==> inputs of try-juniper <==
==> flow/design.v <==
module conv_neuron
  #
  (
   parameter FEATURE_WIDTH    = 8,
   parameter WEIGHT_WIDTH     = 8,
   parameter WEIGHT_MEM_ORDER = 5,
   parameter OUTPUT_WIDTH     = 8,
   parameter OUTPUT_SHIFT     = 0,
   parameter BIAS_SHIFT       = 0,
   parameter ReLU             = "TRUE"
   )   
  (
   input logic                     clk,
   input logic [FEATURE_WIDTH-1:0] feature_stream,
   input logic                     feature_first,
   input logic                     feature_last,
   input logic [WEIGHT_WIDTH-1:0]  weight_stream,
   input logic                     weight_first,
   input logic                     weight_last,
   output logic [OUTPUT_WIDTH-1:0] output_stream,
   output logic                    output_valid
   );
   localparam WEIGHT_MEM_SIZE = 2**WEIGHT_MEM_ORDER;
   localparam ACC_SIZE        = FEATURE_WIDTH + WEIGHT_WIDTH + WEIGHT_MEM_ORDER;
   localparam P_SIZE          = FEATURE_WIDTH + WEIGHT_WIDTH + 1;
   logic [WEIGHT_MEM_SIZE-1:0][WEIGHT_WIDTH-1:0] wmem;
   logic [WEIGHT_MEM_ORDER-1:0] 		 wmem_waddr;
   logic [WEIGHT_MEM_ORDER-1:0] 		 wmem_raddr;
   logic [WEIGHT_WIDTH-1:0] 			 bias;
   logic 					 wmem_writing;
   logic signed [P_SIZE-1:0] 			 p;
   logic [3:0][FEATURE_WIDTH-1:0] 		 feature_stream_reg;
   logic [2:0][WEIGHT_WIDTH-1:0] 		 weight_reg;
   logic signed [ACC_SIZE-1:0] 			 acc;
   logic [4:0] 					 feature_first_reg;
   logic [6:0] 					 feature_last_reg;
   logic signed [ACC_SIZE-1:0] 			 acc_slv;
   always @(posedge clk) begin
      if (weight_first) begin
         wmem_writing <= '1;
         wmem_waddr   <= '0;
         bias         <= weight_stream;
      end else if (wmem_writing) begin
         if (weight_last) wmem_writing <= '0;
         wmem[wmem_waddr] <= weight_stream;
         wmem_waddr       <= wmem_waddr + 1'b1;
      end
      for (int i = 0; i < 3; i++) begin
	 if (i == 0) weight_reg[i] <= wmem[wmem_raddr];
	 else        weight_reg[i] <= weight_reg[i-1];
      end
      if (feature_first) 
        wmem_raddr <= '0;
      else
        wmem_raddr <= wmem_raddr + 1'b1;  
      for (int i = 0; i < 4; i++) begin
	 if (i == 0) feature_stream_reg[i] <= feature_stream;
	 else        feature_stream_reg[i] <= feature_stream_reg[i-1];
      end
      for (int i = 0; i < 5; i++) begin
	 if (i == 0) feature_first_reg[i] <= feature_first;
	 else        feature_first_reg[i] <= feature_first_reg[i-1];
      end
      for (int i = 0; i < 7; i++) begin
	 if (i == 0) feature_last_reg[i] <= feature_last;
	 else        feature_last_reg[i] <= feature_last_reg[i-1];
      end
      p <= $signed(weight_reg[2]) * $signed({1'b0, feature_stream_reg[3]});  
      if (feature_first_reg[4])      
        acc <= ($signed(bias) << BIAS_SHIFT) + $signed(p);
      else        
        acc <= acc + p;
      acc_slv <= acc;
      if (feature_last_reg[6]) begin
         if (ReLU == "TRUE") begin
            if (acc_slv[ACC_SIZE-1]) begin
               output_stream <= '0;
            end else begin
               if (ACC_SIZE == OUTPUT_WIDTH+OUTPUT_SHIFT) begin
		  output_stream <= acc_slv[ACC_SIZE-1:OUTPUT_SHIFT];
               end else begin
		  if (|acc_slv[ACC_SIZE-1:OUTPUT_WIDTH+OUTPUT_SHIFT-1]) begin
                     output_stream[OUTPUT_WIDTH-1] <= '0;
                     output_stream[OUTPUT_WIDTH-2:0] <= '1;
                  end else begin
                     output_stream <= acc_slv[OUTPUT_WIDTH+OUTPUT_SHIFT-1:OUTPUT_SHIFT];
		  end
               end
            end 
	 end else begin
            output_stream <= acc_slv[OUTPUT_WIDTH+OUTPUT_SHIFT-1:OUTPUT_SHIFT];
	 end  
         output_valid <= '1;
      end else begin
         output_valid <= '0;
      end  
   end  
endmodule  
module conv_neuron_layer_ffanout
  #
  (
   parameter LAYER_SIZE       = 10,
   parameter LAYER_SIZE_ORDER = 4,
   parameter FEATURE_WIDTH    = 8,
   parameter WEIGHT_WIDTH     = 8,
   parameter WEIGHT_MEM_ORDER = 5,
   parameter OUTPUT_WIDTH     = 8,
   parameter OUTPUT_SHIFT     = 0,
   parameter BIAS_SHIFT       = 0,
   parameter ReLU             = "TRUE"
   )
  (
   input logic                         clk,
   input logic [FEATURE_WIDTH-1:0]     feature_stream,
   input logic                         feature_first,
   input logic                         feature_last,
   input logic [WEIGHT_WIDTH-1:0]      weight_stream,
   input logic [LAYER_SIZE_ORDER-1:0]  weight_id,
   input logic                         weight_first,
   input logic                         weight_last,
   output logic [OUTPUT_WIDTH-1:0]     output_stream,
   output logic [LAYER_SIZE_ORDER-1:0] output_id,
   output logic                        output_valid
   );
  logic [0:LAYER_SIZE][FEATURE_WIDTH-1:0]    feature_fanout_sr;
  logic [0:LAYER_SIZE][WEIGHT_WIDTH-1:0]     weight_fanout_sr;
  logic [0:LAYER_SIZE][LAYER_SIZE_ORDER-1:0] weight_id_fanout_sr;
  logic [0:LAYER_SIZE][LAYER_SIZE_ORDER-1:0] output_id_fanin_sr;
  logic [0:LAYER_SIZE][OUTPUT_WIDTH-1:0]     output_fanin_sr;
  logic [0:LAYER_SIZE][OUTPUT_WIDTH-1:0]     output_sig;
  logic [LAYER_SIZE:0]                       feature_first_sr;
  logic [LAYER_SIZE:0]                       feature_last_sr;
  logic [LAYER_SIZE:0]                       weight_first_sr;
  logic [LAYER_SIZE:0]                       weight_last_sr;
  logic [LAYER_SIZE:0]                       output_valid_sr;
  logic [LAYER_SIZE:0]                       weight_first_valid;
  logic [LAYER_SIZE:0]                       weight_last_valid;
  logic [LAYER_SIZE:0]                       output_valid_sig;
  always_ff @(posedge clk) begin
    feature_fanout_sr[0]   <= feature_stream;
    feature_first_sr[0]    <= feature_first;
    feature_last_sr[0]     <= feature_last;
    weight_fanout_sr[0]    <= weight_stream;
    weight_id_fanout_sr[0] <= weight_id;
    weight_first_sr[0]     <= weight_first;
    weight_last_sr[0]      <= weight_last;
    output_valid_sr[LAYER_SIZE]    <= '0;
    output_fanin_sr[LAYER_SIZE]    <= '0;
    output_id_fanin_sr[LAYER_SIZE] <= '0;
    for (int i=1; i <= LAYER_SIZE; i++) begin
      feature_fanout_sr[i]   <= feature_fanout_sr[0];
      feature_first_sr[i]    <= feature_first_sr[0];
      feature_last_sr[i]     <= feature_last_sr[0];
      weight_fanout_sr[i]    <= weight_fanout_sr[i-1];
      weight_first_sr[i]     <= weight_first_sr[i-1];
      weight_last_sr[i]      <= weight_last_sr[i-1];
      weight_id_fanout_sr[i] <= weight_id_fanout_sr[i-1];
      if (weight_id_fanout_sr[i-1] == i) begin
        weight_first_valid[i] <= weight_first_sr[i-1];
        weight_last_valid[i]  <= weight_last_sr[i-1];
      end else begin
        weight_first_valid[i] <= '0;
        weight_last_valid[i]  <= '0;
      end
      if (output_valid_sig[i]) begin
        output_valid_sr[i-1]    <= '1;
        output_fanin_sr[i-1]    <= output_sig[i];
        output_id_fanin_sr[i-1] <= i;
      end else begin
        output_valid_sr[i-1]    <= output_valid_sr[i];
        output_fanin_sr[i-1]    <= output_fanin_sr[i];
        output_id_fanin_sr[i-1] <= output_id_fanin_sr[i];
      end
    end  
  end  
  assign output_valid  = output_valid_sr[0];
  assign output_id     = output_id_fanin_sr[0];
  assign output_stream = output_fanin_sr[0];
  generate
    for (genvar i_g = 1; i_g <= LAYER_SIZE; i_g++) begin : g_NEURONS
      conv_neuron
        #
        (
         .FEATURE_WIDTH    (FEATURE_WIDTH),
         .WEIGHT_WIDTH     (WEIGHT_WIDTH),
         .WEIGHT_MEM_ORDER (WEIGHT_MEM_ORDER),
         .OUTPUT_WIDTH     (OUTPUT_WIDTH),
         .OUTPUT_SHIFT     (OUTPUT_SHIFT),
         .BIAS_SHIFT       (BIAS_SHIFT),
         .ReLU             (ReLU)
         )
      u_conv_neuron
        (
         .clk              (clk),
         .feature_stream   (feature_fanout_sr[i_g]),
         .feature_first    (feature_first_sr[i_g]),
         .feature_last     (feature_last_sr[i_g]),
         .weight_stream    (weight_fanout_sr[i_g]),
         .weight_first     (weight_first_valid[i_g]),
         .weight_last      (weight_last_valid[i_g]),
         .output_stream    (output_sig[i_g]),
         .output_valid     (output_valid_sig[i_g])
         );
    end  
  endgenerate
endmodule  
==> flow/run.sh <==
#!/bin/bash
# the make line also repeats each setting of config.mk as NAME=value (left out here)
make -C /OpenROAD-flow-scripts/flow DESIGN_CONFIG=/design/flow/config.mk WORK_HOME=/design/flow/orfs CLKGATE_MAP_FILE= finish
==> flow/config.mk <==
export PLATFORM = sky130hd
export DESIGN_NAME = conv_neuron_layer_ffanout
export DESIGN_NICKNAME = conv_neuron_layer_ffanout
export VERILOG_FILES = /design/flow/design.v
export SDC_FILE = /design/flow/constraint.sdc
export NUM_CORES = 4
export LEC_CHECK = 0
export CAP_MARGIN = 20
export CORE_MARGIN = 2
export CORE_UTILIZATION = 45
export SLEW_MARGIN = 20
==> flow/constraint.sdc <==
create_clock -name core_clock -period 5.5 [get_ports {clk}]
set_input_delay 1.1000 -clock core_clock [delete_from_list [all_inputs] [get_ports {clk}]]
set_output_delay 1.1000 -clock core_clock [all_outputs]
set_load 0.01 [all_outputs]
==> inputs of try-ember, as changes to try-juniper <==
Settings changed: CAP_MARGIN 20 to 15, CORE_UTILIZATION 45 to 72, SETUP_SLACK_MARGIN set to -0.2.
==> flow/constraint.sdc (replaced) <==
create_clock -name core_clock -period 4.12 [get_ports {clk}]
set_input_delay 0.8240 -clock core_clock [delete_from_list [all_inputs] [get_ports {clk}]]
set_output_delay 0.8240 -clock core_clock [all_outputs]
set_load 0.01 [all_outputs]
==> summary of the runs <==
Between try-juniper and try-ember, the lower global-route usage is in try-juniper (gap 12 points).
In try-juniper the sequential power is smaller than in try-ember, by 25%.
Between try-juniper and try-ember, the lower clock skew is in try-ember (gap 0.037 ns).
Of try-juniper and try-ember, try-ember has the higher design area (gap 0.84%, measured against try-ember).
Between try-juniper and try-ember, the lower setup slack is in try-ember (gap 0.85 ns).
try-juniper completed without violations. try-ember ran to the end with violations: setup timing.
Between try-juniper and try-ember, the lower hold slack is in try-ember (gap 0.029 ns).
Power and IR drop assume default switching activity.
